`design/flow/run.sh`:
```
#!/bin/bash
# the make line also repeats each setting of config.mk as NAME=value (left out here)
make -C /OpenROAD-flow-scripts/flow DESIGN_CONFIG=/design/flow/config.mk WORK_HOME=/design/flow/orfs CLKGATE_MAP_FILE= finish
```
`design/flow/config.mk`:
```
export PLATFORM = sky130hd
export DESIGN_NAME = Top_convolution
export DESIGN_NICKNAME = Top_convolution
export VERILOG_FILES = /design/flow/design.v
export SDC_FILE = /design/flow/constraint.sdc
export NUM_CORES = 4
export LEC_CHECK = 0
export ABC_AREA = 1
export CAP_MARGIN = 5
export CELL_PAD_IN_SITES_DETAIL_PLACEMENT = 2
export CELL_PAD_IN_SITES_GLOBAL_PLACEMENT = 2
export CORE_ASPECT_RATIO = 0.94
export CORE_MARGIN = 2
export CORE_UTILIZATION = 40
export CTS_CLUSTER_DIAMETER = 387
export CTS_CLUSTER_SIZE = 12
export GPL_ROUTABILITY_DRIVEN = 1
export GPL_TIMING_DRIVEN = 1
export MAX_ROUTING_LAYER = met5
export MIN_ROUTING_LAYER = met2
export PLACE_DENSITY_LB_ADDON = 0.11
export SETUP_SLACK_MARGIN = 1.07
export SLEW_MARGIN = 10
```
`design/flow/constraint.sdc`:
```
create_clock -name core_clock -period 5.75 [get_ports {clk}]
set_input_delay 1.1500 -clock core_clock [delete_from_list [all_inputs] [get_ports {clk}]]
set_output_delay 1.1500 -clock core_clock [all_outputs]
set_load 0.01 [all_outputs]
```
`design/flow/design.v`:
```
`timescale 1ns / 1ps
module Filter(
  	input clk,
	input rst,
	input en,
	input [3:0] addr,
	output reg [8:0] out
    );
reg signed [8:0] sobel_val;
always @(*) begin
	case(addr)
		4'd1, 4'd3, 4'd5, 4'd7: sobel_val = -9'sd1;
		4'd4: sobel_val = 9'sd4;
		default: sobel_val = 9'sd0;
	endcase
end
always@(posedge clk) begin
		if(rst) begin
			out <= 0;
		end
		if(en) begin
			out <= sobel_val;
		end
	end
endmodule
`timescale 1ns / 1ps
module convolution(
  	input clk,
	input signed [8:0] in1,  
	input signed [8:0] in2,
	input [8:0] height,
	input [8:0] width,
	input rst,
	input en,
	input clear,
	output reg [20:0] out,
	output reg done
    );
	reg signed [26:0] data;
	reg [9:0] counter;
	always@(posedge clk) begin
		if(rst || clear)
			counter <= 0;
		else if(en) begin
			if(counter < (height*width)) begin
				counter <= counter + 1;
			end
			else begin
				counter <= 1;
			end
		end
	end
	always@(posedge clk) begin
		if(rst || clear) begin
			data <= 0;
			done <= 0;
		end
		else if(en) begin
			if(counter < (height*width)) begin
				data <= data + in1*in2;
				done <= 0;
			end
			else begin
				if(data > 1048575)
					out <= 1048575;
				else if (data < -1048576) 
					out <= -1048576;
				else
					out <= data; 
				data <= in1*in2;
				done <= 1; 
			end
		end
	end
endmodule
`timescale 1ns / 1ps
module maxpool(
   	input signed [20:0] in,
	input clk,
	input rst,
	input en,
	input [3:0] factor,
	output reg done,
	output reg [20:0] out,
	output [20:0] max
    );
	reg signed [20:0] cur_max;
	reg signed [20:0] abs_max;
	reg [7:0] counter;
	wire [7:0] size;
	wire [4:0] addr;
	wire [20:0] tempout;
	assign addr = counter;
	assign size = factor*factor;
	assign tempout = cur_max;
	assign max = abs_max;
	always@(posedge clk) begin
		if(rst) begin
			cur_max <= 21'b100000000000000000000;
			abs_max <= 0;
			counter <= 0;
			done <= 0;
		end
		else begin
		done <= 0;
		if(en) begin
			if(counter < size) begin
				counter <= counter + 1;
				if(in > cur_max) begin
					cur_max <= in;
				end
			end
			else begin
				done <= 1;
				counter <= 1;
				out <= cur_max;
				cur_max <= in;
			end
			if(in > abs_max) begin
				abs_max <= in;
			end
		end
		end
	end
endmodule
`timescale 1ns / 1ps
module address_l1(
  	input clk,
	input rst,
	input en,
	input [8:0] ht_sm,
	input [8:0] ht_lg,
	input [8:0] wt_sm,
	input [8:0] wt_lg,
	input [9:0] count,
	output [17:0] address_lg,
	output reg conv_done
    );
	wire [8:0] addrx, addry;
	reg [8:0] ADDRX, ADDRY;
	reg [8:0] OFFSET_X, OFFSET_Y;
	assign addrx = ADDRX + OFFSET_X;
	assign addry = ADDRY + OFFSET_Y;
	assign address_lg = addrx + addry*wt_lg;
	always@(posedge clk) begin
		if(rst) begin
			ADDRX <= 0;
			ADDRY <= 0;
			OFFSET_X <= 0;
			OFFSET_Y <= 0;
			conv_done <= 0;
		end
		else if(en) begin
			if(ADDRX < (wt_sm-1)) begin
				ADDRX <= ADDRX + 1;
				conv_done <= 0;
			end
			else begin
				ADDRX <= 0;
				if(ADDRY < (ht_sm-1)) begin
					ADDRY <= ADDRY + 1;
				end
				else begin
					ADDRY <= 0;
				end
			end
			if (count==(ht_sm*wt_sm-1)) begin
				if(OFFSET_X < (wt_lg-wt_sm)) begin
					OFFSET_X <= OFFSET_X + 1;
				end
				else begin
					OFFSET_X <= 0;
					if(OFFSET_Y < (ht_lg-ht_sm)) begin
						OFFSET_Y <= OFFSET_Y + 1;
					end
					else begin
						ADDRX <= 0;
						ADDRY <= 0;
						OFFSET_X <= 0;
						OFFSET_Y <= 0;
						conv_done <= 1;
					end
				end
			end
		end
	end
endmodule
`timescale 1ns / 1ps
module address_l2(
	input clk,
	input rst,
	input en,
	input [8:0] ht_sm,
	input [8:0] ht_lg,
	input [8:0] wt_sm,
	input [8:0] wt_lg,
	input [9:0] count1,
	input [8:0] factor,
	output [17:0] address_lg,
	output reg conv_done
    );
	wire [8:0] addrx, addry;
	reg [8:0] ADDRX, ADDRY;
	reg [8:0] OFFSET_X1, OFFSET_Y1, OFFSET_X2, OFFSET_Y2;
	wire [9:0] limit1;
	wire [9:0] limit2;
	assign limit1 = ht_sm*wt_sm-1;
	assign limit2 = factor*factor-1;
	assign addrx = ADDRX + OFFSET_X1 + OFFSET_X2;
	assign addry = ADDRY + OFFSET_Y1 + OFFSET_Y2;
	assign address_lg = addrx + addry*wt_lg;
	reg [9:0] count2;
	always @(posedge clk) begin
		if (rst) begin
			count2 <= 0;
		end
		else if (en) begin
			if(count1 == limit1) begin
				if(count2 < limit2) begin
					count2 <= count2 + 1;
				end
				else 
					count2 <= 0;
			end
		end
	end
	always@(posedge clk) begin
		if(rst) begin
			ADDRX <= 0;
			ADDRY <= 0;
			OFFSET_X1 <= 0;
			OFFSET_Y1 <= 0;
			OFFSET_X2 <= 0;
			OFFSET_Y2 <= 0;
			conv_done <= 0; 
		end
		else if(en) begin
			if(ADDRX < (wt_sm-1)) begin
				ADDRX <= ADDRX + 1;
				conv_done <= 0;
			end
			else begin
				ADDRX <= 0;
				if(ADDRY < (ht_sm-1)) begin
					ADDRY <= ADDRY + 1;
				end
				else begin
					ADDRY <= 0;
				end
			end
			if (count1==limit1) begin
				if(OFFSET_X1 < factor-1) begin
					OFFSET_X1 <= OFFSET_X1 + 1;
				end
				else begin
					OFFSET_X1 <= 0;
					if(OFFSET_Y1 < factor-1) begin
						OFFSET_Y1 <= OFFSET_Y1 + 1;
					end
					else begin
						OFFSET_X1 <= 0;
						OFFSET_Y1 <= 0;
					end
				end
				if (count2==limit2) begin
					if(OFFSET_X2 < (wt_lg-wt_sm-factor*2+1)) begin
						OFFSET_X2 <= OFFSET_X2 + factor;
					end
					else begin
						OFFSET_X2 <= 0;
						if(OFFSET_Y2 < (ht_lg-ht_sm-factor*2+1)) begin
							OFFSET_Y2 <= OFFSET_Y2 + factor;
						end
						else begin
							ADDRX <= 0;
							ADDRY <= 0;
							OFFSET_X1 <= 0;
							OFFSET_Y1 <= 0;
							OFFSET_Y2 <= 0;
							conv_done <= 1;
						end
					end
				end
			end
		end
	end
endmodule
`timescale 1ns / 1ps
module Top_convolution(
 input clk,
	input rst,
	input start,
	input en,
	input [12:0] addr,
	output [20:0] out,
	output [20:0] max_pl,
	output reg done,
	output pat_en,
	output [9:0] pat_addr,
	input [7:0] pat_dout,
	output img_en,
	output [17:0] img_addr,
	input [7:0] img_dout,
	output pc_en,
	output pc_we,
	output [9:0] pc_addr,
	output [10:0] pc_din,
	input [10:0] pc_dout,
	output ic_en,
	output ic_we,
	output [17:0] ic_addr,
	output [10:0] ic_din,
	input [10:0] ic_dout,
	output pl_en,
	output pl_we,
	output [12:0] pl_addr,
	output [20:0] pl_din,
	input [20:0] pl_dout
    );
	assign out = out_pl;
	reg [8:0] HT_SM, WT_SM;
	wire [8:0] ht_sm, wt_sm; 
	reg [8:0] HT_LG, WT_LG;
	wire [8:0] ht_lg, wt_lg;
	assign ht_sm = HT_SM;
	assign wt_sm = WT_SM;
	assign ht_lg = HT_LG;
	assign wt_lg = WT_LG;
	parameter [8:0] height_fil = 10, width_fil = 8, side_lap = 3, height_filpro = 8, width_filpro = 6,
	height_image = 48, width_image = 40, height_impro = 46, width_impro = 38, factor = 5;
	parameter [3:0] idle = 0, setup = 1, conv_p1 = 2, conv_p2 = 3, delay_p1 = 4, delay_p2 = 5, maxpl = 6, read = 15;
	reg [3:0] current_state, next_state;
	wire done_conv, done_maxpl;
	reg en_conv;
	wire en_maxpl;
	reg en_cnt_l1, en_cnt_l2, en_cnt_sm;
	reg clear;
	wire conv_done_l1, conv_done_l2;
	reg [1:0] conv_sel;
	assign en_maxpl = (conv_sel==3)? done_conv:0;
	wire signed [8:0] in1, in2;
	wire [20:0] out_conv;
	assign in1 = (conv_sel==2'b00)? 0: 
					(conv_sel==2'b01)? out_f: 
					(conv_sel==2'b10)? out_i:out_ip[10:2];
	assign in2 = (conv_sel==2'b00)? 0: 
					(conv_sel==2'b11)? out_fp[10:2]: out_lap;
	wire signed [20:0] in_maxpl, out_maxpl;
	assign in_maxpl = out_conv;
	reg [9:0] ADDR_SM;
	wire [17:0] addr_lg_l1;
	wire [17:0] addr_lg_l2;
	reg [17:0] ADDR_OUT;
	wire en_f, en_i, en_fp, en_ip, en_lap, en_pl;
	reg wr_ip, wr_fp, wr_pl;
	wire [9:0] addr_f;
	wire [17:0] addr_i;
	wire [9:0] addr_fp;
	wire [17:0] addr_ip;
	wire [12:0] addr_pl;
	wire [3:0] addr_lap;
	wire [10:0] in_fp, in_ip;
	wire [10:0] out_fp, out_ip;
	wire signed [20:0] in_pl;
	assign in_fp = out_conv[10:0];
	assign in_ip = out_conv[10:0];
	assign in_pl = out_maxpl;
	wire signed [8:0] out_lap;
	wire signed [7:0] out_i, out_f;	
	wire signed [20:0] out_pl;
	assign en_lap = (conv_sel==3||conv_sel==0)? 0:1;
	assign en_f = (conv_sel==1)? 1:0;
	assign en_i = (conv_sel==2)? 1:0;
	assign en_fp = (conv_sel==0)? 0:
						(conv_sel==1)? done_conv:
						(conv_sel==3)? 1:0;
	assign en_ip = (conv_sel==0)? 0:
						(conv_sel==2)? done_conv:
						(conv_sel==3)? 1:0;
	assign en_pl = (done)? en:done_maxpl;
	assign addr_f = (conv_sel==1)? addr_lg_l1:0;
	assign addr_i = (conv_sel==2)? addr_lg_l1:0;
	assign addr_lap = (conv_sel==0||conv_sel==3)? 0:ADDR_SM;
	assign addr_ip = (conv_sel==0)? 0: 
						  (conv_sel==3)? addr_lg_l2:ADDR_OUT; 
	assign addr_fp = (conv_sel==0)? 0: 
						  (conv_sel==1)? ADDR_OUT[9:0]:ADDR_SM;
	assign addr_pl = (done)? addr:ADDR_OUT[12:0];
	Filter Sobel (
    .clk(clk), 
    .rst(rst), 
    .en(en_lap), 
    .addr(addr_lap),  
    .out(out_lap)
    );
	assign pat_en = en_f;
	assign pat_addr = addr_f;
	assign out_f = pat_dout;
	assign img_en = en_i;
	assign img_addr = addr_i;
	assign out_i = img_dout;
	assign pc_en = en_fp;
	assign pc_we = wr_fp;
	assign pc_addr = addr_fp;
	assign pc_din = in_fp;
	assign out_fp = pc_dout;
	assign ic_en = en_ip;
	assign ic_we = wr_ip;
	assign ic_addr = addr_ip;
	assign ic_din = in_ip;
	assign out_ip = ic_dout;
	assign pl_en = en_pl;
	assign pl_we = wr_pl;
	assign pl_addr = addr_pl;
	assign pl_din = in_pl;
	assign out_pl = pl_dout;
	wire out_trig;
	assign out_trig = (conv_sel==2'b11)? done_maxpl:done_conv;
	always@(posedge clk) begin
		if(rst || clear) begin
			ADDR_OUT <= 0;
		end
		else if(out_trig) begin
			ADDR_OUT <= ADDR_OUT + 1;
		end	
	end
	address_l1 addr_l1 (
    .clk(clk), 
    .rst(rst||clear), 
    .en(en_cnt_l1), 
    .ht_sm(ht_sm), 
    .ht_lg(ht_lg), 
    .wt_sm(wt_sm), 
    .wt_lg(wt_lg), 
    .count(ADDR_SM), 
    .address_lg(addr_lg_l1), 
    .conv_done(conv_done_l1)
    );
	address_l2 addr_l2 (
    .clk(clk), 
    .rst(rst||clear), 
    .en(en_cnt_l2), 
    .ht_sm(ht_sm), 
    .ht_lg(ht_lg), 
    .wt_sm(wt_sm), 
    .wt_lg(wt_lg), 
	 .count1(ADDR_SM),
    .factor(factor), 
    .address_lg(addr_lg_l2), 
    .conv_done(conv_done_l2)
    );
	always@(posedge clk) begin
		if(rst||clear) begin
			ADDR_SM <= 0;
		end
		else if(en_cnt_l1||en_cnt_l2) begin
			if(ADDR_SM < (ht_sm*wt_sm-1)) begin
				ADDR_SM <= ADDR_SM + 1;
			end
			else begin
				ADDR_SM <= 0;
			end	
		end
	end
	convolution convolution (
	 .clk(clk),
    .in1(in1), 
    .in2(in2), 
    .height(ht_sm), 
    .width(wt_sm), 
    .rst(rst), 
    .en(en_conv), 
	 .clear(clear),
    .out(out_conv), 
    .done(done_conv)
    );
	maxpool maxpool (
    .in(in_maxpl), 
    .clk(clk), 
    .rst(rst), 
    .en(en_maxpl), 
    .factor(factor), 
    .done(done_maxpl), 
    .out(out_maxpl),
	 .max(max_pl)
    );
	always @(posedge clk) begin 
		if (rst) begin
			HT_SM <= 0;
			WT_SM <= 0;
			HT_LG <= 0;
			WT_SM <= 0;
			en_conv <= 0;
			en_cnt_l1 <= 0;
			en_cnt_l2 <= 0;
			wr_ip <= 0;
			wr_fp <= 0;
			wr_pl <= 0;
			clear <= 0;
			conv_sel <= 2'b00;
			done <= 0;
			current_state <= idle;
		end
		else
		case(current_state)
			idle: begin
				if(start)
					current_state <= setup;
				else
					current_state <= idle;
			end
			setup: begin
				case(conv_sel) 
					0: begin
						HT_SM <= side_lap;
						WT_SM <= side_lap;
						HT_LG <= height_fil;
						WT_LG <= width_fil;
						en_cnt_l1 <= 1;
						wr_fp <= 1;
						conv_sel <= 2'b01;
					end
					1: begin
						HT_SM <= side_lap;
						WT_SM <= side_lap;
						HT_LG <= height_image;
						WT_LG <= width_image;
						en_cnt_l1 <= 1;
						wr_ip <= 1;
						conv_sel <= 2'b10;
					end
					2: begin
						HT_SM <= height_filpro;
						WT_SM <= width_filpro;
						HT_LG <= height_impro;
						WT_LG <= width_impro;
						en_cnt_l2 <= 1;
						wr_pl <= 1;
						conv_sel <= 2'b11;
					end
				endcase
				current_state <= conv_p1;
			end
			conv_p1: begin
				en_conv <= 1;
				if(conv_done_l1) begin
					en_cnt_l1 <= 0;
					current_state <= conv_p2;
				end
				else if(conv_sel != 3)
					current_state <= conv_p1;
				else
					current_state <= maxpl;
			end
			conv_p2: begin
				en_conv <= 0;
				current_state <= delay_p1;
			end
			maxpl: begin
				if(conv_done_l2) begin
					en_cnt_l2 <= 0;
					current_state <= delay_p1;
				end
				else
					current_state <= maxpl;
			end
			delay_p1: begin
				if(conv_sel==3) begin
					if(done_maxpl) begin
						clear <= 1;
						wr_pl <= 0;
						current_state <= delay_p2;
					end
					else 
						current_state <= delay_p1;
				end
				else begin
					clear <= 1;
					wr_fp <= 0;
					wr_ip <= 0;
					current_state <= delay_p2;
				end
			end
			delay_p2: begin
				clear <= 0;
				if (conv_sel != 3) 
					current_state <= setup;
				else begin
					current_state <= read;
					conv_sel <= 2'b00;
				end
			end
			read: begin
				conv_sel <= 2'b00;
				done <= 1;
			end
		endcase
	end
endmodule
```
==> results of run 1 <==
-- per-stage QoR --
stage                     hold slack [ns]  total power, mW  setup TNS, ns  instances  setup WS, ns
after floorplan                     0.394             3.48         -14.93       3777        -0.742
after global placement              0.413             4.16         -58.69       5113         -1.92
after detailed placement            0.417             4.39         -75.81       5113         -2.41
==> flow_summary.ini, run 1 <==
; physical design summary
[floorplan]
chip_area_sq_um = 71400
io_pins = 239
fp-utilization_pct = 40.4
fp.dieH_um = 259
die_x_um = 275
rows = 93
core_sq_um = 68500

[logic_synthesis]
edf_count = 47
synth_seq_share_pct = 22.9
top_cells_by_area = dfxtp_1 (18%), ha_1 (17%), fa_1 (9.5%), nand2_1 (9.3%), inv_1 (8.2%)
synthAdderAreaFrac_pct = 26.5
synth_area_sq_um = 27700
avgSynthCellArea_sq_um = 7.33
synth_cells = 3776
yosysUniqueCellTypes = 67
ys.flop_type = dfxtp_1
aoi_share_pct = 12.2
top_area_cell = dfxtp_1
yosysWarningCount = 6
async_flop_share_pct = 0
synth_flops = 293
synthXorXnorAreaFrac_pct = 3.73
ys_cells = 3776
yosys_area_sq_um = 27700
mux_share_pct = 0.0361
synthTopCellsByCount = nand2_1 (685), inv_1 (605), nor2_1 (383), ha_1 (376), a21oi_1 (311)
logic_family = adder cells
simple_gate_area_share_pct = 23.8
top_area_share_pct = 17.8
most_common_cell = nand2_1

[outcome]
stop_stage = clock tree synthesis (4_1_cts)
outcome = aborted with a tool error
firstError = [ERROR DPL-0033] detailed placement checks failed during check placement.

[place]
hpwl_mm = 103
io_buffers = 190
place_congestion = 0.942
post_dp_cell_area_sq_um = 34000
==> inputs of run 2 (changes only) <==
- CAP_MARGIN: 5 -> 25
- CELL_PAD_IN_SITES_DETAIL_PLACEMENT: 2 -> default
- CELL_PAD_IN_SITES_GLOBAL_PLACEMENT: 2 -> default
- CORE_ASPECT_RATIO: 0.94 -> 1.34
- CORE_UTILIZATION: 40 -> 72
- CTS_CLUSTER_DIAMETER: 387 -> 43
- CTS_CLUSTER_SIZE: 12 -> 17
- GPL_ROUTABILITY_DRIVEN: 1 -> default
- GPL_TIMING_DRIVEN: 1 -> default
- MAX_ROUTING_LAYER: met5 -> met4
- MIN_ROUTING_LAYER: met2 -> met1
- PLACE_DENSITY: default -> 0.65
- PLACE_DENSITY_LB_ADDON: 0.11 -> default
- SETUP_SLACK_MARGIN: 1.07 -> 1.37
- SLEW_MARGIN: 10 -> 40
- clock period: 5.75 -> 4.76 ns (I/O delays scaled with it)
==> run 2 against run 1 <==
  * The run again fails in clock tree synthesis (4_1_cts)
  * Die size decreased by 44%
  * Synthesized cell count stayed put
  * Area after synthesis unchanged
==> flow_summary.ini, run 2 <==
; physical design summary
[logic_synthesis]
simple_gate_area_share_pct = 23.8
most_common_cell = nand2_1
logic_family = adder cells
ys_cells = 3776
synthTopCellsByCount = nand2_1 (685), inv_1 (605), nor2_1 (383), ha_1 (376), a21oi_1 (311)
aoi_share_pct = 12.2
synth_seq_share_pct = 22.9
yosysUniqueCellTypes = 67
avgSynthCellArea_sq_um = 7.33
synth_flops = 293
synthAdderAreaFrac_pct = 26.5
async_flop_share_pct = 0
synth_area_sq_um = 27700
synthXorXnorAreaFrac_pct = 3.73
mux_share_pct = 0.0361
yosys_area_sq_um = 27700
yosysWarningCount = 6
ys.flop_type = dfxtp_1
top_cells_by_area = dfxtp_1 (18%), ha_1 (17%), fa_1 (9.5%), nand2_1 (9.3%), inv_1 (8.2%)
top_area_cell = dfxtp_1
top_area_share_pct = 17.8
synth_cells = 3776
edf_count = 47

[place]
dpl.cell_count = 4735
place_congestion = 1.07
post_dp_cell_area_sq_um = 33800
hpwl_mm = 71.8
io_buffers = 190

[floorplan]
rows = 83
io_pins = 239
fp.dieH_um = 231
core_sq_um = 38100
chip_area_sq_um = 40100
die_x_um = 173
fp-utilization_pct = 72.7

[outcome]
firstError = [ERROR DPL-0038] Utilization greater than 100%, impossible to legalize
outcome = aborted with a tool error
stop_stage = clock tree synthesis (4_1_cts)
==> run 2: per-stage QoR <==
stage	hold slack, ns	setup WS [ns]
floorplan	0.394	-1.53
global placement	0.421	-2.40
detailed placement	0.432	-2.55
==> inputs of run 3 (changes only) <==
- ABC_AREA: 1 -> default
- CAP_MARGIN: 25 -> 20
- CORE_ASPECT_RATIO: 1.34 -> default
- CORE_MARGIN: 2 -> 9
- CORE_UTILIZATION: 72 -> 25
- CTS_CLUSTER_DIAMETER: 43 -> default
- CTS_CLUSTER_SIZE: 17 -> default
- MAX_ROUTING_LAYER: met4 -> default
- MIN_ROUTING_LAYER: met1 -> met2
- PLACE_DENSITY: 0.65 -> default
- SETUP_SLACK_MARGIN: 1.37 -> default
- SLEW_MARGIN: 40 -> 20
- clock period: 4.76 -> 11.0 ns (I/O delays scaled with it)
==> run 3 against run 2 <==
  * Now clean on timing, DRC and antenna
  * Die size increased to 3.0 times the previous value
  * Area after synthesis decreased by 3.3%
  * Synthesized cell count decreased by 19%
==> flow_summary.ini, run 3 <==
; physical design summary
[final_timing]
setup_viol_count_final = 0
relSlewSlack_pct = 28.8
fin_skew_ns = 0.0248
hold_violations = 0
rsz0062_at_grt = no
fin_tns_setup_ns = 0
maxSlewViolCount = 0
max_freq_ghz = 0.0990
tightestPinTransition_ns = 1.07
final.period_utilization_pct = 91.8
fin_crit_ns = 10.10

[pwr]
p_sw_share_pct = 30.0
maxPowerGroup = clock
powerClk_mw = 1.27
leakage_nw = 13.5
ir_drop_v = 0.000107
p_int_mw = 2.05
seq-power_mw = 1.15
finalPower_mw = 2.93
power_density_nw_per_um2 = 94.2
clkPwrFrac_pct = 43.3
comb_power_share_pct = 17.6
p_comb_mw = 0.514
seqPwrFrac_pct = 39.1
switching_power_mw = 0.877

[worst_hold_path]
holdCritStartpoint = current_state[6]$_DFF_P_
min_path_type = flop to flop
holdPathEnd = en_conv$_SDFFE_PP0P_
min_path_cells = 1

[place]
hpwl_mm = 54.6
dpl.cell_count = 4518
io_buffers = 190
place_congestion = 0.880

[worst_setup_path]
critPathRequiredTime_ns = 8.80
cp_max_fo = 5
arrival_ns = 7.90
reg2reg_to = convolution.data[26]$_SDFFE_PP0P_
critical_path_depth = 25
path_class = flop to output pin
r2r-start = conv_sel[3]$_DFF_P_
r2r_setup_slack_ns = 2.15
reg2reg_depth = 29
critPathLaunchType = flop
crit_path_frequent_cell = fa_1
cp_slowest_cell = clkdlybuf4s50_1
crit_family = adder cells
crit_buf_inv = 4
slowest_delay_ns = 0.69
crit_end = ic_addr[14]
crit_path_end_kind = output pin
crit_start = addr_l2.OFFSET_Y2[1]$_SDFFE_PP0P_

[logic_synthesis]
synth_flops = 293
synth_cells = 3064
top_area_share_pct = 18.4
aoi_share_pct = 14.2
mux_share_pct = 3.86
ys_cells = 3064
logic_family = adder cells
synthXorXnorAreaFrac_pct = 5.56
avgSynthCellArea_sq_um = 8.74
most_common_cell = ha_1
yosysUniqueCellTypes = 94
async_flop_share_pct = 0
yosys_area_sq_um = 26800
synth_area_sq_um = 26800
synthTopCellsByCount = ha_1 (376), inv_1 (295), nor2_1 (258), dfxtp_1 (246), nand2_1 (206)
synthAdderAreaFrac_pct = 27.4
synth_seq_share_pct = 23.7
simple_gate_area_share_pct = 18.3
top_cells_by_area = dfxtp_1 (18%), ha_1 (18%), fa_1 (9.8%), edfxtp_1 (5.3%), inv_1 (4.1%)
ys.flop_type = dfxtp_1
top_area_cell = dfxtp_1
yosysWarningCount = 6
edf_count = 47

[floorplan]
fp.dieH_um = 345
fp-utilization_pct = 25.3
core_sq_um = 106000
chip_area_sq_um = 119000
rows = 119
die_x_um = 345
io_pins = 239

[grt]
grt_pass1_wl_mm = 116
grtUsageMet2_pct = 19.8
grt_use_met1_pct = 0
grt_busiest_layer = met3
grt_max_degree = 102
grt_overflow = 0
grt_pass1_vias = 33203
grt_use_total_pct = 17.8
antenna_found_initial = 1
globalRouteMet3Util_pct = 26.5

[clocking]
cts-root-buf = clkbuf_16
numClockSinks = 293
clkSlewWorstSetupHoldPaths_ns = 0.06
holdBufCountCts = 0
h-tree-depth = 2
post-cts-setup-buffer-count = 0
cts_tree = built
cts_resized = 0
worstSkewPairLatency_ns = 0.58
cts_made_buffers = 37
cts_buffer_depth = 3

[flow_run]
openroad.warnings = 58
drv_cap = 0

[detailed_routing]
detail-route-antenna-nets = 0
drc = 0
wl_per_cell_um = 15.8
drt_pass1_iterations = 6
vias = 29890
wirelength_mm = 72.6
first_iter_violations = 3599
routed_via_density = 6.52

[finish]
fin_nets = 3749
fill_cells = 11171
mi_logic_area_sq_um = 18600
fin_cells = 4584
seq_area_sq_um = 6340
final_util_pct = 29.4
syn_to_final_growth_pct = 16.1

[outcome]
outcome = finished clean
-- run 3: layout make-up --
class | instances | share of cell area, %
repair buffers | 214 | 6.69
clock inverters | 15 | 0.507
flip-flops and latches | 293 | 20.4
clock buffers | 49 | 3.42
diodes | 2 | 0.0161
inverters | 295 | 3.56
well taps | 1391 | 5.60
multi-input cells | 2325 | 59.8
-- run 3: metal layers --
metal  wire length [um]  vias up  part of all wire (%)
li1                   -    10652                     -
met1                  0    10932                     0
met2              35400     7750                    49
met3              32500      526                    45
met4               4200       30                   5.8
met5                530        -                  0.73
-- run 3: stage by stage --
step / area, sq um / hold slack [ns] / setup WS [ns]
2_1_floorplan: 26800 / 0.398 / 1.39
3_3_place_gp: 29800 / 0.428 / 0.862
3_5_place_dp: 29800 / 0.435 / 0.753
4_1_cts: 31100 / 0.446 / 0.812
5_1_grt: 31100 / 0.468 / 0.433
6_report: 31100 / 0.447 / 0.903
==> inputs of run 4 (changes only) <==
- ABC_AREA: default -> 1
- CELL_PAD_IN_SITES_GLOBAL_PLACEMENT: default -> 1
- CORE_UTILIZATION: 25 -> 40
- GPL_TIMING_DRIVEN: default -> 0
- HOLD_SLACK_MARGIN: default -> 0.15
- MAX_ROUTING_LAYER: default -> met4
- MIN_ROUTING_LAYER: met2 -> default
- SETUP_SLACK_MARGIN: default -> -0.15
- TNS_END_PERCENT: default -> 100
==> run 4 against run 3 <==
  * Still clean
  * Setup slack improved by 0.23 ns
  * Die size down 34%
  * Core utilization is 18 points higher
  * Register-to-register slack worse by 0.36 ns
  * Flip-flop count is the same
  * Via count shrank 16%
  * Synthesized cell count rose by 23%
  * Final area grew 3.7%
  * Clock power about the same
  * Maximum frequency increased by 2.3%
  * Critical path type unchanged
  * Critical endpoint unchanged
==> flow_summary.ini, run 4 <==
; physical design summary
[final_timing]
hold_violations = 0
fin_crit_ns = 9.87
fin_skew_ns = 0.0240
final.period_utilization_pct = 89.7
fin_tns_setup_ns = 0
hold_ws_ns = 0.438
max_freq_ghz = 0.101
setup_viol_count_final = 0
relSlewSlack_pct = 28.4
maxSlewViolCount = 0
rsz0062_at_grt = no
tightestPinTransition_ns = 1.07

[logic_synthesis]
logic_family = adder cells
yosys_area_sq_um = 27700
simple_gate_area_share_pct = 23.8
synthXorXnorAreaFrac_pct = 3.73
mux_share_pct = 0.0361
synth_area_sq_um = 27700
synth_flops = 293
avgSynthCellArea_sq_um = 7.33
synthTopCellsByCount = nand2_1 (685), inv_1 (605), nor2_1 (383), ha_1 (376), a21oi_1 (311)
top_area_share_pct = 17.8
synth_cells = 3776
async_flop_share_pct = 0
yosysUniqueCellTypes = 67
aoi_share_pct = 12.2
yosysWarningCount = 6
top_cells_by_area = dfxtp_1 (18%), ha_1 (17%), fa_1 (9.5%), nand2_1 (9.3%), inv_1 (8.2%)
ys.flop_type = dfxtp_1
ys_cells = 3776
synthAdderAreaFrac_pct = 26.5
most_common_cell = nand2_1
synth_seq_share_pct = 22.9
edf_count = 47
top_area_cell = dfxtp_1

[grt]
antenna_found_initial = 1
grt_overflow = 0
grt_max_degree = 17
grt_pass1_wl_mm = 141
grt_use_total_pct = 23.3
grt_pass1_vias = 24893

[detailed_routing]
detail-route-antenna-nets = 0
drt_pass1_iterations = 5
dr_wl_met3_mm = 2.78
m1WireLength_mm = 41.1
wl_per_cell_um = 18.2
wirelength_mm = 91.0
dr_wl_met2_mm = 45.4
maxUsedRoutingLayer = met4
vias = 25253
drc = 0
first_iter_violations = 1325
routed_via_density = 5.06

[worst_setup_path]
slowest_delay_ns = 0.60
cp_slowest_cell = xor2_1
arrival_ns = 7.67
r2r-start = conv_sel[2]$_DFF_P_
crit_start = addr_l2.OFFSET_Y1[1]$_SDFFE_PP0P_
path_class = flop to output pin
crit_path_end_kind = output pin
crit_buf_inv = 5
critPathLaunchType = flop
crit_end = ic_addr[14]
reg2reg_depth = 32
r2r_setup_slack_ns = 1.79
cp_max_fo = 6
crit_family = adder cells
reg2reg_to = convolution.data[24]$_SDFFE_PP0P_
critPathRequiredTime_ns = 8.80
critical_path_depth = 29

[flow_run]
drv_cap = 0
openroad.warnings = 57

[pwr]
p_sw_share_pct = 33.0
powerClk_mw = 1.24
switching_power_mw = 1.05
comb_power_share_pct = 25.3
seq-power_mw = 1.14
seqPwrFrac_pct = 35.9
power_density_nw_per_um2 = 98.7
p_comb_mw = 0.804
maxPowerGroup = clock
clkPwrFrac_pct = 38.8
leakage_nw = 15.5
p_int_mw = 2.13
ir_drop_v = 0.000115

[floorplan]
rows = 96
chip_area_sq_um = 79000
fp.dieH_um = 281
core_sq_um = 68600
io_pins = 239
fp-utilization_pct = 40.4
die_x_um = 281

[finish]
stdcell_area_sq_um = 32200
syn_to_final_growth_pct = 16.4
fin_nets = 4612

[worst_hold_path]
min_path_type = flop to flop
holdCritStartpoint = maxpool.cur_max[20]$_SDFFE_PP1P_
min_path_cells = 0
holdPathEnd = maxpool.out[20]$_DFFE_PP_

[place]
io_buffers = 210
place_congestion = 0.938
post_dp_cell_area_sq_um = 31000
hpwl_mm = 75.9

[clocking]
cts_resized = 0
cts_made_buffers = 37
worstSkewPairLatency_ns = 0.56
numClockSinks = 293
holdBufCountCts = 0
clkSlewWorstSetupHoldPaths_ns = 0.06
cts_buffer_depth = 3
cts-root-buf = clkbuf_16
post-cts-setup-buffer-count = 0
h-tree-depth = 2
cts_tree = built

[outcome]
outcome = finished clean
[run 4: layer usage]
layer,GRT usage (%),vias to the layer above
li1,-,12734
met1,29.1,11997
met2,40.9,424
met3,2.06,98
met4,4.74,0
met5,-,-
[run 4: final cells by class]
type                            instances  area (sq um)
Clock buffer                           53          1090
Antenna cell                            1          2.50
Sequential cell                       293          6340
Multi-Input combinational cell       2739         18300
Timing Repair Buffer                  213          2140
Buffer                                125           691
Fill cell                            6942         36400
Inverter                              620          2330
Clock inverter                         13           128
Tap cell                              931          1160
[run 4: through the flow]
step | instances | worst slack, ns | util, % | total power [mW]
after detailed placement | 4920 | 0.969 | 45.2 | 1.97
after CTS | 4986 | 0.987 | 47.0 | 3.22
after floorplan | 3777 | 2.80 | - | 1.70
final | 4988 | 1.13 | 47.0 | 3.18
after global routing | 4988 | 0.635 | 47.0 | 3.36
after global placement | 4918 | 0.976 | 45.1 | 1.96
==> inputs of run 5 (changes only) <==
- ABC_AREA: 1 -> default
- CELL_PAD_IN_SITES_GLOBAL_PLACEMENT: 1 -> default
- CORE_MARGIN: 9 -> 2
- CORE_UTILIZATION: 40 -> 70
- CTS_CLUSTER_DIAMETER: default -> 56
- CTS_CLUSTER_SIZE: default -> 49
- GPL_TIMING_DRIVEN: 0 -> default
- HOLD_SLACK_MARGIN: 0.15 -> -0.09
- MAX_ROUTING_LAYER: met4 -> default
- SETUP_SLACK_MARGIN: -0.15 -> 1.87
- TNS_END_PERCENT: 100 -> default
- clock period: 11.0 -> 7.48 ns (I/O delays scaled with it)
==> run 5 against run 4 <==
  * Now fails the layout checks on negative setup slack
  * Flip-flop count unchanged
  * Combinational power increased by 39%
  * Global-route usage increased by 21 points
  * Largest power group is now registers
  * Sequential power increased by 47%
==> flow_summary.ini, run 5 <==
; physical design summary
[logic_synthesis]
synth_cells = 3064
async_flop_share_pct = 0
synth_flops = 293
ys_cells = 3064
avgSynthCellArea_sq_um = 8.74
top_cells_by_area = dfxtp_1 (18%), ha_1 (18%), fa_1 (9.8%), edfxtp_1 (5.3%), inv_1 (4.1%)
synth_area_sq_um = 26800
most_common_cell = ha_1
synthAdderAreaFrac_pct = 27.4
synthTopCellsByCount = ha_1 (376), inv_1 (295), nor2_1 (258), dfxtp_1 (246), nand2_1 (206)
yosysWarningCount = 6
yosys_area_sq_um = 26800
synthXorXnorAreaFrac_pct = 5.56
synth_seq_share_pct = 23.7
ys.flop_type = dfxtp_1
mux_share_pct = 3.86
simple_gate_area_share_pct = 18.3
top_area_share_pct = 18.4
edf_count = 47
yosysUniqueCellTypes = 94
logic_family = adder cells
aoi_share_pct = 14.2
top_area_cell = dfxtp_1

[worst_setup_path]
crit_end = img_addr[15]
crit_start = addr_l1.OFFSET_Y[0]$_SDFFE_PP0P_
cp_slowest_cell = fa_1
slowest_delay_ns = 0.69
r2r-start = conv_sel[1]$_DFF_P_
reg2reg_depth = 39
path_class = flop to output pin
critical_path_depth = 25
crit_path_frequent_cell = ha_1
crit_family = adder cells
reg2reg_to = convolution.data[23]$_SDFFE_PP0P_
critPathLaunchType = flop
cp_max_fo = 5
critPathRequiredTime_ns = 5.98
crit_buf_inv = 4
crit_path_end_kind = output pin
r2r_setup_slack_ns = -0.84
arrival_ns = 7.19

[place]
dp_slack_ns = -1.48
io_buffers = 190
place_congestion = 0.920
hpwl_mm = 54.3

[pwr]
leakage_nw = 15.4
switching_power_mw = 1.50
ir_drop_v = 0.000213
seq-power_mw = 1.68
comb_power_share_pct = 25.3
p_int_mw = 2.93
powerClk_mw = 1.62
clkPwrFrac_pct = 36.6
p_comb_mw = 1.12
seqPwrFrac_pct = 38.1
power_density_nw_per_um2 = 128
p_sw_share_pct = 33.8
maxPowerGroup = registers

[final_timing]
maxSlewViolCount = 0
fin_crit_ns = 8.69
max_freq_ghz = 0.115
rsz0062_at_grt = yes
relSlewSlack_pct = 33.3
final.period_utilization_pct = 116
fin_skew_ns = 0.0455
tightestPinTransition_ns = 1.00
setup_viol_count_final = 39
fin_ws_ns = -1.21
hold_violations = 0

[flow_run]
drv_cap = 0
openroad.warnings = 64

[grt]
grt_use_total_pct = 44.8
grt_pass1_vias = 26245
antenna_found_initial = 10
grt_max_degree = 103
grt_overflow = 0
grt_pass1_wl_mm = 139

[worst_hold_path]
min_path_type = flop to flop
holdPathEnd = maxpool.out[15]$_DFFE_PP_
min_path_cells = 0
holdCritStartpoint = maxpool.cur_max[15]$_SDFFE_PP0P_

[clocking]
worstSkewPairLatency_ns = 0.64
clkSlewWorstSetupHoldPaths_ns = 0.08
h-tree-depth = 1
cts-root-buf = clkbuf_16
holdBufCountCts = 0
cts_buffer_depth = 3
cts_tree = built
cts_made_buffers = 29
numClockSinks = 293

[detailed_routing]
routed_via_density = 7.14
drt_pass1_iterations = 11
wl_per_cell_um = 28.2
wirelength_mm = 112
first_iter_violations = 4542
vias = 28442
drc = 0
detail-route-antenna-nets = 0

[floorplan]
chip_area_sq_um = 39800
fp-utilization_pct = 71.1
fp.dieH_um = 200
die_x_um = 200
io_pins = 239
core_sq_um = 37700
rows = 71

[outcome]
check-failures = negative setup slack
outcome = finished with violations

[finish]
syn_to_final_growth_pct = 29.2
fin_nets = 4024
final_util_pct = 91.8
fill_cells = 1376
## run 5: final cells by class
class,count,area (sq um),share of cell area (%)
multi-input cells,2325,21100,61.0
well taps,511,639,1.85
repair buffers,497,4310,12.5
clock buffers,33,783,2.27
clock inverters,21,231,0.670
flip-flops and latches,293,6360,18.4
diodes,9,22.5,0.0651
inverters,295,1120,3.25
## run 5: layer usage
metal / wire length [um] / vias up / global-route usage [%]
met5: 149 / - / 0.383
met3: 16700 / 1087 / 15.0
met2: 48100 / 2907 / 72.4
met4: 11500 / 10 / 24.1
met1: 35900 / 13128 / 52.5
li1: - / 11310 / -
## run 5: per-stage QoR
| step | power [mW] | area, sq um | instances | hold WS (ns) | TNS [ns] |
|---|---|---|---|---|---|
| after floorplan | 2.27 | 27400 | 3065 | 0.398 | -1.11 |
| after global placement | 2.51 | 30600 | 3811 | 0.425 | -12.35 |
| after detailed placement | 2.55 | 30600 | 3811 | 0.439 | -15.39 |
| after CTS | 4.17 | 33300 | 3927 | 0.453 | -3.74 |
| after global routing | 4.50 | 34600 | 3978 | 0.490 | -25.57 |
| final | 4.43 | 34600 | 3984 | 0.485 | -22.81 |
## run 5: timing repair
| action | in CTS | in global routing |
|---|---|---|
| resized | 439 | 213 |
| endpoints found under the setup margin | 71 | 111 |
| setup buffers | 62 | 48 |
| pin swaps | 190 | 183 |
==> inputs of run 6 (changes only) <==
- CAP_MARGIN: 20 -> 35
- CELL_PAD_IN_SITES_DETAIL_PLACEMENT: default -> 0
- CORE_ASPECT_RATIO: default -> 1.52
- CORE_MARGIN: 2 -> 9
- CORE_UTILIZATION: 70 -> 25
- CTS_CLUSTER_DIAMETER: 56 -> default
- CTS_CLUSTER_SIZE: 49 -> default
- HOLD_SLACK_MARGIN: -0.09 -> default
- MIN_ROUTING_LAYER: default -> met1
- SETUP_SLACK_MARGIN: 1.87 -> -0.97
- SLEW_MARGIN: 20 -> 15
- TNS_END_PERCENT: default -> 95
- clock period: 7.48 -> 11.0 ns (I/O delays scaled with it)
==> run 6 against run 5 <==
  * Now clean on timing, DRC and antenna
  * Sequential share of layout area is 2.0 points higher
  * Flip-flop count unchanged
  * Clock skew rose by 0.021 ns
  * Final cell count increased by 16%
  * Wire length decreased by 31%
  * Hold slack worse by 0.039 ns
  * Global-route usage decreased by 32 points
  * Die size rose to 3.0 times the previous value
  * Area after synthesis unchanged
  * Final area shrank 9.9%
  * Combinational power decreased by 54%
  * Largest cell class unchanged
  * Highest routed layer is now met4
==> flow_summary.ini, run 6 <==
; physical design summary
[outcome]
outcome = finished clean

[worst_setup_path]
cp_max_fo = 8
slowest_delay_ns = 0.64
crit_path_frequent_cell = ha_1
reg2reg_to = convolution.data[26]$_SDFFE_PP0P_
critical_path_depth = 25
r2r-start = conv_sel[1]$_DFF_P_
critPathLaunchType = flop
critPathRequiredTime_ns = 8.80
crit_start = addr_l2.ADDRY[2]$_SDFFE_PP0P_
r2r_setup_slack_ns = 2.19
arrival_ns = 7.62
reg2reg_depth = 29
crit_end = ic_addr[11]
crit_path_end_kind = output pin
crit_buf_inv = 3
crit_family = adder cells
cp_slowest_cell = clkdlybuf4s50_1
path_class = flop to output pin

[final_timing]
fin_skew_ns = 0.0665
maxSlewViolCount = 0
max_freq_ghz = 0.102
fin_crit_ns = 9.82
fin_tns_setup_ns = 0
relSlewSlack_pct = 40.3
tightestPinTransition_ns = 0.896
hold_violations = 0
final.period_utilization_pct = 89.3
setup_viol_count_final = 0
rsz0062_at_grt = no
hold_ws_ns = 0.446

[logic_synthesis]
top_cells_by_area = dfxtp_1 (18%), ha_1 (18%), fa_1 (9.8%), edfxtp_1 (5.3%), inv_1 (4.1%)
avgSynthCellArea_sq_um = 8.74
synth_cells = 3064
synthAdderAreaFrac_pct = 27.4
top_area_cell = dfxtp_1
simple_gate_area_share_pct = 18.3
edf_count = 47
synth_area_sq_um = 26800
synth_flops = 293
synth_seq_share_pct = 23.7
logic_family = adder cells
synthTopCellsByCount = ha_1 (376), inv_1 (295), nor2_1 (258), dfxtp_1 (246), nand2_1 (206)
ys_cells = 3064
async_flop_share_pct = 0
mux_share_pct = 3.86
aoi_share_pct = 14.2
ys.flop_type = dfxtp_1
top_area_share_pct = 18.4
synthXorXnorAreaFrac_pct = 5.56
yosys_area_sq_um = 26800
most_common_cell = ha_1
yosysWarningCount = 6
yosysUniqueCellTypes = 94

[detailed_routing]
wl_per_cell_um = 16.8
vias = 21788
routed_via_density = 4.72
wirelength_mm = 77.6
detail-route-antenna-nets = 0
drt_pass1_iterations = 5
diodes = 0
first_iter_violations = 1002
drc = 0

[pwr]
p_comb_mw = 0.512
p_int_mw = 2.05
p_sw_share_pct = 29.7
maxPowerGroup = clock
clkPwrFrac_pct = 43.0
ir_drop_v = 0.0000942
seq-power_mw = 1.14
leakage_nw = 13.6
seqPwrFrac_pct = 39.4
comb_power_share_pct = 17.6
powerClk_mw = 1.25
switching_power_mw = 0.863
power_density_nw_per_um2 = 93.4

[floorplan]
core_sq_um = 106000
io_pins = 239
chip_area_sq_um = 119000
rows = 147
die_x_um = 283
fp.dieH_um = 421
fp-utilization_pct = 25.3

[finish]
stdcell_area_sq_um = 31200
final_util_pct = 29.4
syn_to_final_growth_pct = 16.4
fin_cells = 4613
fin_nets = 3755

[place]
io_buffers = 190
dpl.cell_count = 4551
post_dp_cell_area_sq_um = 30000
hpwl_mm = 61.9
place_congestion = 0.863

[worst_hold_path]
holdPathEnd = en_conv$_SDFFE_PP0P_
min_path_type = flop to flop
holdCritStartpoint = current_state[6]$_DFF_P_
min_path_cells = 1

[clocking]
clkSlewWorstSetupHoldPaths_ns = 0.06
numClockSinks = 293
cts_made_buffers = 34
cts_tree = built
holdBufCountCts = 0
post-cts-setup-buffer-count = 0
cts_resized = 0
h-tree-depth = 2
cts-root-buf = clkbuf_16
cts_buffer_depth = 3
worstSkewPairLatency_ns = 0.59

[flow_run]
openroad.warnings = 55
drv_cap = 0

[grt]
grt_pass1_vias = 22268
antenna_found_initial = 0
grt_use_total_pct = 12.6
grt_max_degree = 95
grt_overflow = 0
grt_pass1_wl_mm = 122
==> run 6: layer usage <==
| layer | up-vias | part of all wire [%] | GRT usage [%] |
|---|---|---|---|
| met5 | - | 0 | 0 |
| met1 | 10503 | 37 | 12.8 |
| li1 | 10751 | - | - |
| met3 | 155 | 3.4 | 1.67 |
| met2 | 379 | 55 | 24.9 |
| met4 | 0 | 4.9 | 5.99 |
==> run 6: area by class of cell <==
cell class,instances,area [sq um]
fillers,11273,74800
multi-input cells,2325,18600
flip-flops and latches,293,6340
repair buffers,223,2170
well taps,1415,1770
inverters,295,1110
clock buffers,48,973
clock inverters,14,224
==> run 6: per-stage QoR <==
stage                     setup slack, ns  total power, mW
after floorplan                      1.39             1.53
after global placement              0.674             1.67
after detailed placement            0.658             1.68
after CTS                            1.13             2.95
after global routing                0.775             3.04
final                                1.18             2.91
==> inputs of run 7 (changes only) <==
- CAP_MARGIN: 35 -> 20
- CELL_PAD_IN_SITES_DETAIL_PLACEMENT: 0 -> default
- CORE_ASPECT_RATIO: 1.52 -> default
- CORE_MARGIN: 9 -> 2
- CORE_UTILIZATION: 25 -> 70
- CTS_CLUSTER_DIAMETER: default -> 56
- CTS_CLUSTER_SIZE: default -> 49
- HOLD_SLACK_MARGIN: default -> 0.3
- MIN_ROUTING_LAYER: met1 -> default
- SETUP_SLACK_MARGIN: -0.97 -> -0.51
- SLEW_MARGIN: 15 -> 20
- TNS_END_PERCENT: 95 -> default
- clock period: 11.0 -> 5.17 ns (I/O delays scaled with it)
==> run 7 against run 6 <==
  * The run now fails in global routing (5_1_grt)
  * Synthesized cell count stayed put
  * Die size is 67% lower
  * Area after synthesis stayed put
==> flow_summary.ini, run 7 <==
; physical design summary
[logic_synthesis]
yosysUniqueCellTypes = 94
async_flop_share_pct = 0
simple_gate_area_share_pct = 18.3
synthTopCellsByCount = ha_1 (376), inv_1 (295), nor2_1 (258), dfxtp_1 (246), nand2_1 (206)
avgSynthCellArea_sq_um = 8.74
top_area_cell = dfxtp_1
aoi_share_pct = 14.2
ys.flop_type = dfxtp_1
synth_cells = 3064
synthAdderAreaFrac_pct = 27.4
top_area_share_pct = 18.4
yosys_area_sq_um = 26800
edf_count = 47
top_cells_by_area = dfxtp_1 (18%), ha_1 (18%), fa_1 (9.8%), edfxtp_1 (5.3%), inv_1 (4.1%)
yosysWarningCount = 6
synth_area_sq_um = 26800
most_common_cell = ha_1
logic_family = adder cells
mux_share_pct = 3.86
synth_seq_share_pct = 23.7
synth_flops = 293
synthXorXnorAreaFrac_pct = 5.56
ys_cells = 3064

[floorplan]
core_sq_um = 37700
rows = 71
io_pins = 239
fp.dieH_um = 200
die_x_um = 200
fp-utilization_pct = 71.1
chip_area_sq_um = 39800

[outcome]
outcome = aborted with a tool error
stop_stage = global routing (5_1_grt)
firstError = [ERROR GRT-0232] Routing congestion too high. Check the congestion heatmap in the GUI.

[clocking]
cts-root-buf = clkbuf_16
h-tree-depth = 1
cts_buffer_depth = 3
numClockSinks = 293
cts_made_buffers = 27

[grt]
grt_overflow = 152
grt_use_total_pct = 78.9

[place]
io_buffers = 190
hpwl_mm = 59.3
dp_slack_ns = -3.13
place_congestion = 0.950
==> run 7: through the flow <==
step | setup TNS, ns | area (sq um) | hold WS, ns | instances
after floorplan | -46.72 | 27300 | 0.398 | 3065
after global placement | -87.11 | 31700 | 0.428 | 3959
after detailed placement | -94.68 | 31700 | 0.431 | 3959
after CTS | -75.28 | 34400 | 0.445 | 4085
==> run 7: what timing repair did <==
item                                    in CTS
endpoints found under the hold margin        0
endpoints found under the setup margin      51
hold buffers                                 0
buffers inserted                            86
resized                                    407
pin swaps                                  201
==> run 7: metal layers <==
layer,GRT usage (%),overflow
met1,77.3,3
met2,94.2,80
met3,65.2,10
met4,81.6,58
met5,37.5,1
==> inputs of run 8 (changes only) <==
- CAP_MARGIN: 20 -> 35
- CELL_PAD_IN_SITES_DETAIL_PLACEMENT: default -> 2
- CORE_ASPECT_RATIO: default -> 0.61
- CORE_MARGIN: 2 -> 9
- CORE_UTILIZATION: 70 -> 25
- CTS_CLUSTER_DIAMETER: 56 -> default
- CTS_CLUSTER_SIZE: 49 -> default
- HOLD_SLACK_MARGIN: 0.3 -> default
- MIN_ROUTING_LAYER: default -> met1
- SETUP_SLACK_MARGIN: -0.51 -> -0.97
- SLEW_MARGIN: 20 -> 15
- clock period: 5.17 -> 11.0 ns (I/O delays scaled with it)
==> run 8 against run 7 <==
  * Die size increased to 3.0 times the previous value
  * Now fails the layout checks on negative setup slack
  * Synthesized cell count unchanged
  * Area after synthesis unchanged
==> flow_summary.ini, run 8 <==
; physical design summary
[outcome]
outcome = finished with violations
check-failures = negative setup slack

[logic_synthesis]
synthTopCellsByCount = ha_1 (376), inv_1 (295), nor2_1 (258), dfxtp_1 (246), nand2_1 (206)
top_cells_by_area = dfxtp_1 (18%), ha_1 (18%), fa_1 (9.8%), edfxtp_1 (5.3%), inv_1 (4.1%)
ys_cells = 3064
synthAdderAreaFrac_pct = 27.4
top_area_cell = dfxtp_1
synthXorXnorAreaFrac_pct = 5.56
edf_count = 47
mux_share_pct = 3.86
synth_seq_share_pct = 23.7
avgSynthCellArea_sq_um = 8.74
async_flop_share_pct = 0
logic_family = adder cells
yosys_area_sq_um = 26800
ys.flop_type = dfxtp_1
most_common_cell = ha_1
synth_cells = 3064
top_area_share_pct = 18.4
yosysWarningCount = 6
yosysUniqueCellTypes = 94
synth_area_sq_um = 26800
synth_flops = 293
aoi_share_pct = 14.2
simple_gate_area_share_pct = 18.3

[final_timing]
relSlewSlack_pct = 35.7
hold_ws_ns = 0.463
tightestPinTransition_ns = 0.965
fin_skew_ns = 0.0397
hold_violations = 0
max_freq_ghz = 0.0908
maxSlewViolCount = 0
fin_ws_ns = -0.0128
fin_crit_ns = 11.01
final.period_utilization_pct = 100
setup_viol_count_final = 1

[pwr]
leakage_nw = 13.7
powerClk_mw = 1.32
seqPwrFrac_pct = 37.3
switching_power_mw = 0.995
comb_power_share_pct = 19.9
finalPower_mw = 3.07
clkPwrFrac_pct = 42.8
p_comb_mw = 0.611
power_density_nw_per_um2 = 98.2
ir_drop_v = 0.0000941
p_int_mw = 2.08
seq-power_mw = 1.15
maxPowerGroup = clock
p_sw_share_pct = 32.4

[clocking]
numClockSinks = 293
post-cts-setup-buffer-count = 0
holdBufCountCts = 0
cts_resized = 0
clkSlewWorstSetupHoldPaths_ns = 0.07
h-tree-depth = 2
worstSkewPairLatency_ns = 0.59
cts-root-buf = clkbuf_16
cts_buffer_depth = 3
cts_tree = built
cts_made_buffers = 37

[floorplan]
fp-utilization_pct = 25.3
chip_area_sq_um = 120000
core_sq_um = 106000
rows = 93
io_pins = 239
fp.dieH_um = 274
die_x_um = 437

[worst_setup_path]
r2r_setup_slack_ns = 1.84
critPathRequiredTime_ns = 8.80
r2r-start = conv_sel[1]$_DFF_P_
cp_slowest_cell = xnor2_1
worstPathCellList = fa_1 > ha_1 > a21o_1 > a21oi_1 > o21bai_1 > a21oi_1 > nor2b_1 > o21ai_0 > nand2b_1 > xnor2_1 > and2_1 > ha_1 > fa_1 > ha_1 > inv_1 > fa_1 > inv_1 > ha_1 > ha_1 > a21o_1 > a31o_2 > a21o_1 > o311ai_0 > clkdlybuf4s50_1
reg2reg_depth = 30
arrival_ns = 8.81
crit_family = adder cells
critPathLaunchType = flop
cp_max_fo = 8
crit_start = addr_l2.ADDRY[2]$_SDFFE_PP0P_
critical_path_depth = 24
crit_path_end_kind = output pin
crit_path_frequent_cell = ha_1
reg2reg_to = convolution.data[26]$_SDFFE_PP0P_
path_class = flop to output pin
crit_buf_inv = 3
slowest_delay_ns = 0.69
crit_end = ic_addr[11]

[detailed_routing]
vias = 24290
drc = 0
routed_via_density = 5.24
detail-route-antenna-nets = 0
first_iter_violations = 1744
wirelength_mm = 113
wl_per_cell_um = 24.4
drt_pass1_iterations = 5

[worst_hold_path]
min_path_cells = 1
holdCritStartpoint = current_state[6]$_DFF_P_
min_path_type = flop to flop
holdPathEnd = en_conv$_SDFFE_PP0P_

[grt]
antenna_found_initial = 3
grt_use_total_pct = 18.0
grt_overflow = 0
grt_pass1_wl_mm = 172
grt_max_degree = 78
grt_pass1_vias = 27456

[place]
dpl.cell_count = 4568
io_buffers = 190
place_congestion = 0.852
hpwl_mm = 84.0
dp_slack_ns = 0.301
post_dp_cell_area_sq_um = 30000

[finish]
fill_cells = 11910
fin_cells = 4639
syn_to_final_growth_pct = 16.9
stdcell_area_sq_um = 31300
fin_nets = 3770

[flow_run]
drv_cap = 0
openroad.warnings = 55
run 8: final cells by class:
| class | count | area (sq um) | share of cell area [%] |
|---|---|---|---|
| Multi-Input combinational cell | 2325 | 18600 | 59.3 |
| Sequential cell | 293 | 6340 | 20.3 |
| Timing Repair Buffer | 235 | 2270 | 7.25 |
| Tap cell | 1425 | 1780 | 5.70 |
| Inverter | 295 | 1110 | 3.54 |
| Clock buffer | 48 | 1040 | 3.31 |
| Clock inverter | 16 | 190 | 0.608 |
| Antenna cell | 2 | 5.00 | 0.0160 |
run 8: layer usage:
layer  GRT usage, %  share of wire, %  vias up  routed length [um]
li1               -                 -    10763                   -
met1           23.1                43    12463               49000
met2           30.5                48      838               53800
met3           2.34               5.5      226                6260
met4           7.07               3.7        0                4200
met5              0                 0        -                   0
run 8: through the flow:
step / util (%) / setup TNS (ns)
after floorplan: - / 0
after detailed placement: 28.3 / 0
after CTS: 29.5 / 0
final: 29.6 / -0.0128
after global placement: 28.3 / 0
after global routing: 29.6 / -0.577
==> inputs of run 9 (changes only) <==
- ABC_AREA: default -> 0
- CAP_MARGIN: 35 -> 20
- CELL_PAD_IN_SITES_DETAIL_PLACEMENT: 2 -> default
- CORE_ASPECT_RATIO: 0.61 -> default
- CORE_MARGIN: 9 -> 2
- CORE_UTILIZATION: 25 -> 26
- CTS_CLUSTER_DIAMETER: default -> 298
- GPL_ROUTABILITY_DRIVEN: default -> 0
- HOLD_SLACK_MARGIN: default -> 0.26
- MIN_ROUTING_LAYER: met1 -> default
- SETUP_SLACK_MARGIN: -0.97 -> -0.92
- SLEW_MARGIN: 15 -> 20
- clock period: 11.0 -> 15.0 ns (I/O delays scaled with it)
==> run 9 against run 8 <==
  * Now clean on timing, DRC and antenna
  * Final area decreased by 0.71%
  * Setup slack improved by 4.3 ns
  * Synthesized cell count unchanged
  * Register-to-register slack improved by 4.6 ns
  * Power decreased by 30%
==> flow_summary.ini, run 9 <==
; physical design summary
[outcome]
outcome = finished clean

[detailed_routing]
drt_pass1_iterations = 6
first_iter_violations = 1066
diodes = 0
drc = 0
wirelength_mm = 68.7
routed_via_density = 4.63
detail-route-antenna-nets = 0
vias = 21137
wl_per_cell_um = 15.1

[final_timing]
fin_skew_ns = 0.0279
fin_ws_ns = 4.27
fin_tns_setup_ns = 0
rsz0062_at_grt = no
relSlewSlack_pct = 37.1
max_freq_ghz = 0.0932
maxSlewViolCount = 0
tightestPinTransition_ns = 0.944
fin_crit_ns = 10.73
hold_violations = 0
setup_viol_count_final = 0
final.period_utilization_pct = 71.5

[grt]
grt_pass1_vias = 20724
grt_use_met1_pct = 18.4
grt_use_total_pct = 12.9
antenna_found_initial = 1
grt_max_degree = 103
grt_busiest_layer = met2
globalRouteMet3Util_pct = 1.70
grt_pass1_wl_mm = 113
grtUsageMet2_pct = 20.7
grt_overflow = 0

[worst_setup_path]
crit_family = adder cells
critPathLaunchType = flop
r2r-start = conv_sel[2]$_DFF_P_
crit_path_frequent_cell = ha_1
crit_buf_inv = 3
crit_end = ic_addr[11]
cp_max_fo = 8
crit_path_end_kind = output pin
path_class = flop to output pin
crit_start = addr_l2.ADDRY[2]$_SDFFE_PP0P_
cp_slowest_cell = clkdlybuf4s50_1
r2r_setup_slack_ns = 6.39
arrival_ns = 7.73
reg2reg_depth = 30
slowest_delay_ns = 0.66
critical_path_depth = 25
critPathRequiredTime_ns = 12.00
reg2reg_to = convolution.data[26]$_SDFFE_PP0P_

[place]
dpl.cell_count = 4494
hpwl_mm = 53.5
io_buffers = 190
dp_slack_ns = 3.87
post_dp_cell_area_sq_um = 29800

[finish]
fin_cells = 4562
stdcell_area_sq_um = 31100
final_util_pct = 30.5
syn_to_final_growth_pct = 16.1
fin_nets = 3748

[pwr]
seqPwrFrac_pct = 39.2
seq-power_mw = 0.838
p_comb_mw = 0.365
leakage_nw = 13.5
powerClk_mw = 0.935
power_density_nw_per_um2 = 68.8
p_sw_share_pct = 29.1
comb_power_share_pct = 17.1
maxPowerGroup = clock
ir_drop_v = 0.0000636
clkPwrFrac_pct = 43.8
switching_power_mw = 0.623
p_int_mw = 1.52

[logic_synthesis]
aoi_share_pct = 14.2
synthTopCellsByCount = ha_1 (376), inv_1 (295), nor2_1 (258), dfxtp_1 (246), nand2_1 (206)
avgSynthCellArea_sq_um = 8.74
synth_seq_share_pct = 23.7
top_area_share_pct = 18.4
synthAdderAreaFrac_pct = 27.4
mux_share_pct = 3.86
synth_flops = 293
simple_gate_area_share_pct = 18.3
top_cells_by_area = dfxtp_1 (18%), ha_1 (18%), fa_1 (9.8%), edfxtp_1 (5.3%), inv_1 (4.1%)
ys_cells = 3064
yosys_area_sq_um = 26800
synth_area_sq_um = 26800
yosysUniqueCellTypes = 94
most_common_cell = ha_1
logic_family = adder cells
async_flop_share_pct = 0
synthXorXnorAreaFrac_pct = 5.56
synth_cells = 3064
yosysWarningCount = 6
top_area_cell = dfxtp_1
edf_count = 47
ys.flop_type = dfxtp_1

[floorplan]
core_sq_um = 102000
fp.dieH_um = 325
fp-utilization_pct = 26.3
chip_area_sq_um = 106000
io_pins = 239
die_x_um = 325
rows = 117

[clocking]
cts_buffer_depth = 3
post-cts-setup-buffer-count = 0
worstSkewPairLatency_ns = 0.57
cts-root-buf = clkbuf_16
holdBufCountCts = 0
h-tree-depth = 2
cts_tree = built
clkSlewWorstSetupHoldPaths_ns = 0.06
numClockSinks = 293
cts_resized = 0
cts_made_buffers = 37

[worst_hold_path]
min_path_type = flop to flop
holdCritStartpoint = current_state[6]$_DFF_P_
holdPathEnd = en_conv$_SDFFE_PP0P_
min_path_cells = 1

[flow_run]
drv_cap = 0
openroad.warnings = 57
==> run 9: layout make-up <==
cell class	instances	area, sq um
fillers	10786	70800
multi-input cells	2325	18600
flip-flops and latches	293	6340
repair buffers	213	2070
well taps	1368	1710
inverters	295	1110
clock buffers	44	1020
clock inverters	24	246
==> run 9: routing by layer <==
layer  wire, um  share of wire [%]  vias up
met1      34500                 50     9930
met2      30200                 44      365
met4       1280                1.9        2
li1           -                  -    10770
met5         11              0.016        -
met3       2690                3.9       70
==> run 9: per-stage QoR <==
stage	power, mW	hold slack [ns]
3_3_place_gp	1.21	0.428
2_1_floorplan	1.12	0.398
6_report	2.14	0.433
3_5_place_dp	1.22	0.428
5_1_grt	2.24	0.445
4_1_cts	2.16	0.437
==> inputs of run 10 (changes only) <==
- ABC_AREA: 0 -> default
- CAP_MARGIN: 20 -> 25
- CORE_ASPECT_RATIO: default -> 0.88
- CORE_UTILIZATION: 26 -> 71
- CTS_CLUSTER_DIAMETER: 298 -> 94
- CTS_CLUSTER_SIZE: default -> 35
- GPL_ROUTABILITY_DRIVEN: 0 -> default
- HOLD_SLACK_MARGIN: 0.26 -> default
- MAX_ROUTING_LAYER: default -> met4
- MIN_ROUTING_LAYER: default -> met1
- PLACE_DENSITY: default -> 0.65
- SETUP_SLACK_MARGIN: -0.92 -> 1.07
- SLEW_MARGIN: 20 -> 10
- clock period: 15.0 -> 6.17 ns (I/O delays scaled with it)
==> run 10 against run 9 <==
  * The flow now stops in global routing (5_1_grt)
  * Die size decreased by 63%
  * Synthesized cell count unchanged
  * Area after synthesis unchanged
==> flow_summary.ini, run 10 <==
; physical design summary
[logic_synthesis]
avgSynthCellArea_sq_um = 8.74
logic_family = adder cells
async_flop_share_pct = 0
mux_share_pct = 3.86
top_area_cell = dfxtp_1
synth_flops = 293
yosys_area_sq_um = 26800
synth_seq_share_pct = 23.7
edf_count = 47
ys.flop_type = dfxtp_1
top_area_share_pct = 18.4
aoi_share_pct = 14.2
ys_cells = 3064
synth_area_sq_um = 26800
synthTopCellsByCount = ha_1 (376), inv_1 (295), nor2_1 (258), dfxtp_1 (246), nand2_1 (206)
yosysUniqueCellTypes = 94
synth_cells = 3064
most_common_cell = ha_1
synthXorXnorAreaFrac_pct = 5.56
yosysWarningCount = 6
synthAdderAreaFrac_pct = 27.4
simple_gate_area_share_pct = 18.3
top_cells_by_area = dfxtp_1 (18%), ha_1 (18%), fa_1 (9.8%), edfxtp_1 (5.3%), inv_1 (4.1%)

[place]
post_dp_cell_area_sq_um = 31500
hpwl_mm = 60.6
dpl.cell_count = 3883
io_buffers = 190
place_congestion = 0.964

[clocking]
cts_made_buffers = 15
cts-root-buf = clkbuf_16
h-tree-depth = 1
cts_buffer_depth = 3
numClockSinks = 293

[floorplan]
io_pins = 239
chip_area_sq_um = 39300
fp-utilization_pct = 72.2
fp.dieH_um = 186
core_sq_um = 37100
rows = 66
die_x_um = 211

[grt]
grt_use_total_pct = 86.8
grt_overflow = 654

[outcome]
stop_stage = global routing (5_1_grt)
firstError = [ERROR GRT-0232] Routing congestion too high. Check the congestion heatmap in the GUI.
outcome = aborted with a tool error
==> run 10: routing by layer <==
layer  global-route usage [%]  GRT overflow
met5                        -             -
met4                     93.8           228
met3                     69.6            16
met2                      102           388
met1                     82.7            22
==> run 10: what timing repair did <==
item	CTS
setup endpoints to repair	90
hold buffers	0
pin swaps	209
gates cloned	0
resized	487
setup buffers	73
==> run 10: metrics by stage <==
stage	power, mW	worst slack, ns
floorplan	2.75	-1.65
global placement	3.06	-2.30
detailed placement	3.13	-2.61
CTS	4.47	-1.57
Power figures rest on the tool's default switching activity, not on a simulated workload.
